== job 483 ==
==> flow/design.v <==
module non_restoring_divider #(
    parameter DATA_WIDTH = 32
) (
    input  logic                    clk_i,
    input  logic                    clk_en_i,
    input  logic                    rst_n_i,
    input  logic [DATA_WIDTH - 1:0] dividend_i,
    input  logic [DATA_WIDTH - 1:0] divisor_i,
    input  logic                    data_valid_i,
    output logic [DATA_WIDTH - 1:0] quotient_o,
    output logic [DATA_WIDTH - 1:0] remainder_o,
    output logic                    divide_by_zero_o,
    output logic                    data_valid_o,
    output logic                    idle_o
);
    localparam COUNTER_WIDTH = $clog2(DATA_WIDTH);
    typedef enum logic [1:0] {IDLE, DIVIDE, RESTORE} fsm_state_t;
    typedef struct packed {
        logic                    rem_sign;
        logic [DATA_WIDTH - 1:0] remainder;
        logic [DATA_WIDTH - 1:0] quotient;
    } result_t;
    fsm_state_t state_CRT, state_NXT;
        always_ff @(posedge clk_i) begin : state_register
            if (!rst_n_i) begin
                state_CRT <= IDLE;
            end else if (clk_en_i) begin
                state_CRT <= state_NXT;
            end
        end : state_register
    result_t partial_CRT, partial_NXT;
    logic [DATA_WIDTH - 1:0] divisor_CRT, divisor_NXT;
        always_ff @(posedge clk_i) begin : datapath_register
            if (clk_en_i) begin
                partial_CRT <= partial_NXT;
                divisor_CRT <= divisor_NXT;
            end
        end : datapath_register
    logic [COUNTER_WIDTH - 1:0] iter_count_CRT, iter_count_NXT;
        always_ff @(posedge clk_i) begin : counter 
            if (clk_en_i) begin
                iter_count_CRT <= iter_count_NXT;
            end
        end : counter 
    logic divide_by_zero_CRT, divide_by_zero_NXT;
        always_ff @(posedge clk_i) begin : status_register
            if (!rst_n_i) begin
                divide_by_zero_CRT <= 1'b0;
            end else if (clk_en_i) begin
                divide_by_zero_CRT <= divide_by_zero_NXT;
            end
        end : status_register
    result_t pair_shifted;
        always_comb begin : fsm_logic 
            divide_by_zero_NXT = divide_by_zero_CRT;
            iter_count_NXT = iter_count_CRT;
            partial_NXT = partial_CRT;
            divisor_NXT = divisor_CRT;
            state_NXT = state_CRT;
            pair_shifted = 'b0;
            remainder_o = partial_CRT.remainder;
            data_valid_o = 1'b0;
            idle_o = 1'b0;
            case (state_CRT) 
                IDLE: begin 
                    if (data_valid_i) begin
                        state_NXT = DIVIDE;
                    end
                    divide_by_zero_NXT = (divisor_i == '0);
                    partial_NXT.rem_sign = 1'b0;
                    partial_NXT.quotient = dividend_i;
                    partial_NXT.remainder = '0;
                    divisor_NXT = divisor_i;
                    iter_count_NXT = '0;
                    idle_o = 1'b1;
                end
                DIVIDE: begin
                    state_NXT = (iter_count_CRT == (DATA_WIDTH - 1)) ? RESTORE : state_CRT;
                    iter_count_NXT = iter_count_CRT + 1;
                    pair_shifted = partial_CRT << 1; 
                    if (partial_CRT.rem_sign) begin
                        {partial_NXT.rem_sign, partial_NXT.remainder} = {pair_shifted.rem_sign, pair_shifted.remainder} + divisor_CRT;
                    end else begin
                        {partial_NXT.rem_sign, partial_NXT.remainder} = {pair_shifted.rem_sign, pair_shifted.remainder} - divisor_CRT;
                    end
                    partial_NXT.quotient = {pair_shifted.quotient[DATA_WIDTH - 1:1], !partial_NXT.rem_sign};
                end
                RESTORE: begin
                    state_NXT = IDLE;
                    data_valid_o = 1'b1;
                    idle_o = 1'b0;
                    if (partial_CRT.rem_sign) begin
                        {partial_NXT.rem_sign, partial_NXT.remainder} = {partial_CRT.rem_sign, partial_CRT.remainder} + divisor_CRT;
                    end
                    remainder_o = partial_NXT.remainder;
                end
            endcase
        end : fsm_logic
    assign quotient_o = partial_CRT.quotient;
    assign divide_by_zero_o = divide_by_zero_CRT;
endmodule
==> flow/config.mk <==
export PLATFORM = sky130hd
export DESIGN_NAME = non_restoring_divider
export DESIGN_NICKNAME = non_restoring_divider
export VERILOG_FILES = /design/flow/design.v
export SDC_FILE = /design/flow/constraint.sdc
export NUM_CORES = 4
export LEC_CHECK = 0
export CAP_MARGIN = 25
export CELL_PAD_IN_SITES_DETAIL_PLACEMENT = 0
export CELL_PAD_IN_SITES_GLOBAL_PLACEMENT = 0
export CORE_MARGIN = 2
export CORE_UTILIZATION = 66
export CTS_CLUSTER_SIZE = 70
export GPL_TIMING_DRIVEN = 1
export HOLD_SLACK_MARGIN = -0.1
export SLEW_MARGIN = 20
export TNS_END_PERCENT = 75
==> flow/constraint.sdc <==
create_clock -name core_clock -period 3.88 [get_ports {clk_i}]
set_input_delay 0.7760 -clock core_clock [delete_from_list [all_inputs] [get_ports {clk_i}]]
set_output_delay 0.7760 -clock core_clock [all_outputs]
set_load 0.01 [all_outputs]
run.sh (not shown) runs the stock make flow with config.mk's settings and CLKGATE_MAP_FILE=.
Job 483 failed in 5_1_grt with GRT-0232.
## Diff of input files: job 3850 against job 483
==> flow/config.mk <==
export PLATFORM = sky130hd
export DESIGN_NAME = non_restoring_divider
export DESIGN_NICKNAME = non_restoring_divider
export VERILOG_FILES = /design/flow/design.v
export SDC_FILE = /design/flow/constraint.sdc
export NUM_CORES = 4
export LEC_CHECK = 0
export ABC_AREA = 1
export CAP_MARGIN = 25
export CELL_PAD_IN_SITES_DETAIL_PLACEMENT = 0
export CELL_PAD_IN_SITES_GLOBAL_PLACEMENT = 0
export CORE_MARGIN = 2
export CORE_UTILIZATION = 72
export GPL_TIMING_DRIVEN = 1
export SLEW_MARGIN = 25
export TNS_END_PERCENT = 10
==> flow/constraint.sdc <==
create_clock -name core_clock -period 4.42 [get_ports {clk_i}]
set_input_delay 0.8840 -clock core_clock [delete_from_list [all_inputs] [get_ports {clk_i}]]
set_output_delay 0.8840 -clock core_clock [all_outputs]
set_load 0.01 [all_outputs]
==> results <==
- Job 3850 went all the way through the flow, and no timing, DRC or antenna check failed.
- Job 483 → job 3850: post-synth area from yosys stat has increased; post-synthesis cell area rose by 2000 µm²; die area now sits higher.
For job 7548, these inputs were changed with respect to job 3850:
==> flow/config.mk <==
export PLATFORM = sky130hd
export DESIGN_NAME = non_restoring_divider
export DESIGN_NICKNAME = non_restoring_divider
export VERILOG_FILES = /design/flow/design.v
export SDC_FILE = /design/flow/constraint.sdc
export NUM_CORES = 4
export LEC_CHECK = 0
export CAP_MARGIN = 20
export CORE_MARGIN = 2
export CORE_UTILIZATION = 40
export SLEW_MARGIN = 20
==> flow/constraint.sdc <==
create_clock -name core_clock -period 6.0 [get_ports {clk_i}]
set_input_delay 1.2000 -clock core_clock [delete_from_list [all_inputs] [get_ports {clk_i}]]
set_output_delay 1.2000 -clock core_clock [all_outputs]
set_load 0.01 [all_outputs]
Every run in the comparison, job 3850 and job 7548, completed the flow with a clean layout. Job 7548 gives more fraction of area in non-clock buffers than job 3850 did. Job 7548 ends up with a number of library cell types mapped by synthesis that is 21 higher than in job 3850. Slowest stage cell on the critical path = sky130_fd_sc_hd__edfxtp_1: job 3850; slowest stage cell on the critical path = sky130_fd_sc_hd__clkdlybuf4s50_1: job 7548. Number of antenna diodes (job 7548 over job 3850): increase, 1. Compared with job 3850, job 7548 improves setup slack after layout. Met3 track demand over resource (lower): job 7548. The summed area of non-filler cells in the final layout in job 7548 is 0.845 times that in job 3850.

RTL: the design.v shown in full above, as it stands there.
export LEC_CHECK = 0
export CAP_MARGIN = 25
export CELL_PAD_IN_SITES_DETAIL_PLACEMENT = 0
export CELL_PAD_IN_SITES_GLOBAL_PLACEMENT = 0
export CORE_ASPECT_RATIO = 0.5
export CORE_MARGIN = 2
export CORE_UTILIZATION = 56
export CTS_CLUSTER_DIAMETER = 356
export CTS_CLUSTER_SIZE = 98
export GPL_ROUTABILITY_DRIVEN = 0
export GPL_TIMING_DRIVEN = 1
export PLACE_DENSITY = 0.36
export SETUP_SLACK_MARGIN = -0.63
export SLEW_MARGIN = 20
export TNS_END_PERCENT = 10
create_clock -name core_clock -period 6.55 [get_ports {clk_i}]
The first run passed the timing, design-rule and antenna checks.
Rerun with:
- CELL_PAD_IN_SITES_DETAIL_PLACEMENT: 0 -> 2
- CORE_ASPECT_RATIO: 0.5 -> not set
- CORE_UTILIZATION: 56 -> 36
- CTS_CLUSTER_DIAMETER: 356 -> not set
- CTS_CLUSTER_SIZE: 98 -> not set
- GPL_ROUTABILITY_DRIVEN: 0 -> not set
- GPL_TIMING_DRIVEN: 1 -> 0
- PLACE_DENSITY: 0.36 -> not set
- PLACE_DENSITY_LB_ADDON: not set -> 0.15
- SETUP_SLACK_MARGIN: -0.63 -> not set
The changed run went through all stages and came out clean.
Sequential share of layout area drops by 1.4 points.
Power increases by 11%.
Area after synthesis does not change.
Wire length rose by 63%.
Worst setup slack degrades by 0.85 ns.
Rerun with:
- CAP_MARGIN: 25 -> 0
- CORE_ASPECT_RATIO: not set -> 1.06
- CORE_MARGIN: 2 -> 10
- CTS_CLUSTER_DIAMETER: not set -> 239
- PLACE_DENSITY_LB_ADDON: 0.15 -> not set
- SLEW_MARGIN: 20 -> 5
- clock period: 6.55 -> 8.88 ns (I/O delays scaled with it)
What happened: The changed run produced a clean layout; design area went down by 0.60%; setup slack improved by 1.7 ns; synthesized cell count is unchanged; die area went up by 21%; sequential share of layout area went up by 0.18 points; first-iteration DRC count went down by 19%; count of clock-buffer cells in the layout does not change; global-route usage went down by 4.6 points.
Rerun with:
- ABC_AREA: not set -> 1
- CTS_CLUSTER_DIAMETER: 239 -> 41
- TNS_END_PERCENT: 10 -> 70
Result: The new run finished with timing, DRC and antenna clean; final cell count grows by 61%; via count increases by 47%; power came out higher by 11%; critical path depth grows by 1; clock skew hardly moves; global-route usage is higher by 5.7 points.

## yarrow
RTL: the design.v shown in full above, as it stands there.
make LEC_CHECK=0 CAP_MARGIN=0 CELL_PAD_IN_SITES_DETAIL_PLACEMENT=2 CORE_ASPECT_RATIO=1.17 CORE_MARGIN=5 CORE_UTILIZATION=52 CTS_CLUSTER_SIZE=70 GPL_ROUTABILITY_DRIVEN=0 MAX_ROUTING_LAYER=met4 MIN_ROUTING_LAYER=met2 PLACE_DENSITY=0.7 SETUP_SLACK_MARGIN=1.2 SLEW_MARGIN=20 finish   # period 5.21 ns
yarrow: it failed during detailed placement, and the tool reported DPL-0033.
Setup changes, yarrow to onyx
Settings: CORE_UTILIZATION now 44, was 52; SLEW_MARGIN now 10, was 20; HOLD_SLACK_MARGIN now 0.06, previously not set; CELL_PAD_IN_SITES_GLOBAL_PLACEMENT now 2, previously not set; CORE_MARGIN now 8, was 5; ABC_AREA now 1, previously not set; GPL_TIMING_DRIVEN now 0, previously not set.
==> comparison <==
In the floorplan summary, onyx is listed with a die area greater than that of yarrow.
onyx got as far as global placement, where a tool error ended the run.
What ended yarrow was a tool error in detailed placement; the run never finished.
The mapped cell area of onyx was inferior to that of yarrow.
Post-synthesis area per instance was lower in the run labelled onyx.
From yarrow to onyx the numbers moved as follows: x dimension of the die rose by about 24%, cell count after synthesis rose by 80%, post-synthesis compound-gate area fraction fell by 11 points, standard cell core area rose by 44%.
Compared with yarrow, onyx shows a higher die height.
Compared with yarrow, onyx shows a higher summed standard-cell area reported by yosys.
Modified inputs, pepper compared to onyx
Settings: CELL_PAD_IN_SITES_DETAIL_PLACEMENT no longer set, was 2; GPL_ROUTABILITY_DRIVEN no longer set, was 0; ABC_AREA no longer set, was 1; CORE_MARGIN now 2, was 8; MIN_ROUTING_LAYER no longer set, was met2; CORE_UTILIZATION now 58, was 44; SLEW_MARGIN now 20, was 10; CAP_MARGIN now 20, was 0; CELL_PAD_IN_SITES_GLOBAL_PLACEMENT no longer set, was 2; CORE_ASPECT_RATIO no longer set, was 1.17; HOLD_SLACK_MARGIN no longer set, was 0.06; GPL_TIMING_DRIVEN no longer set, was 0; SETUP_SLACK_MARGIN no longer set, was 1.2; MAX_ROUTING_LAYER no longer set, was met4; CTS_CLUSTER_SIZE no longer set, was 70; PLACE_DENSITY no longer set, was 0.7; the clock period (ns, I/O delays scaled along) now 4.19, was 5.21.
### Flow results
STATUS run=pepper STAGES=ALL_DONE FINAL_CHECKS=FAILED CAUSE=negative setup slack
Chip width: pepper lower than onyx
pepper vs. onyx: adder and majority gate portion of the synthesized area went up by 1.9 points.
Between pepper and onyx, the number of enable-type register cells in the synthesized netlist does not differ in any meaningful way.
Input-level comparison between indigo and pepper:
Settings: CELL_PAD_IN_SITES_DETAIL_PLACEMENT: unset -> 2; CORE_UTILIZATION: 58 -> 64; the clock period (ns, I/O delays scaled along): 4.19 -> 6.0.
- indigo did not finish; a tool error ended it in detailed placement.
- Taking pepper as the reference, in indigo area enclosed by the die boundary saw a decrease; core area saw a decrease; post-synthesis sequential element count saw little to no change; area after synthesis saw little to no change.
Modified inputs, violet compared to indigo
Settings: putting TNS_END_PERCENT at 85 where nothing was set; putting CTS_CLUSTER_SIZE at 97 where nothing was set; swapping 64 for 40 in CORE_UTILIZATION; putting HOLD_SLACK_MARGIN at -0.09 where nothing was set; putting CTS_CLUSTER_DIAMETER at 275 where nothing was set; putting CORE_ASPECT_RATIO at 0.5 where nothing was set; clearing CELL_PAD_IN_SITES_DETAIL_PLACEMENT, which used to be 2; putting SETUP_SLACK_MARGIN at -0.3 where nothing was set.
## What came out
- Initial cell density of the core for violet: 25 points down relative to indigo
- violet finished every stage and its layout cleared the timing, design-rule and antenna checks.
- Die size (higher): violet
- Re area after synthesis: no difference whatsoever between violet and indigo.
- violet vs indigo: height of the chip down by more than 10%
diff inputs: violet => tundra
Settings: CORE_ASPECT_RATIO removed (was 0.5); CTS_CLUSTER_SIZE removed (was 97); HOLD_SLACK_MARGIN removed (was -0.09); SETUP_SLACK_MARGIN removed (was -0.3); CTS_CLUSTER_DIAMETER removed (was 275); TNS_END_PERCENT removed (was 85); CORE_UTILIZATION changed from 40 to 58; the clock period (ns, I/O delays scaled along) changed from 6.0 to 5.24.
==> comparison <==
Final core utilization | tundra above violet
Worst-case hold slack: tundra vs violet up 0.016 ns
Compared to violet, tundra has arrival time at the worst endpoint 0.05 ns lower.
On global-route track usage on met2: between tundra and violet, it ends up lower for violet.
Between tundra and violet, final critical-path share of the clock period is lower for violet, tundra comes in above that.
tundra has less setup slack than violet.
Share of final layout cell area taken by non-clock buffers: tundra vs violet up 0.46 points
Power is estimated from default activity; no workload was simulated.
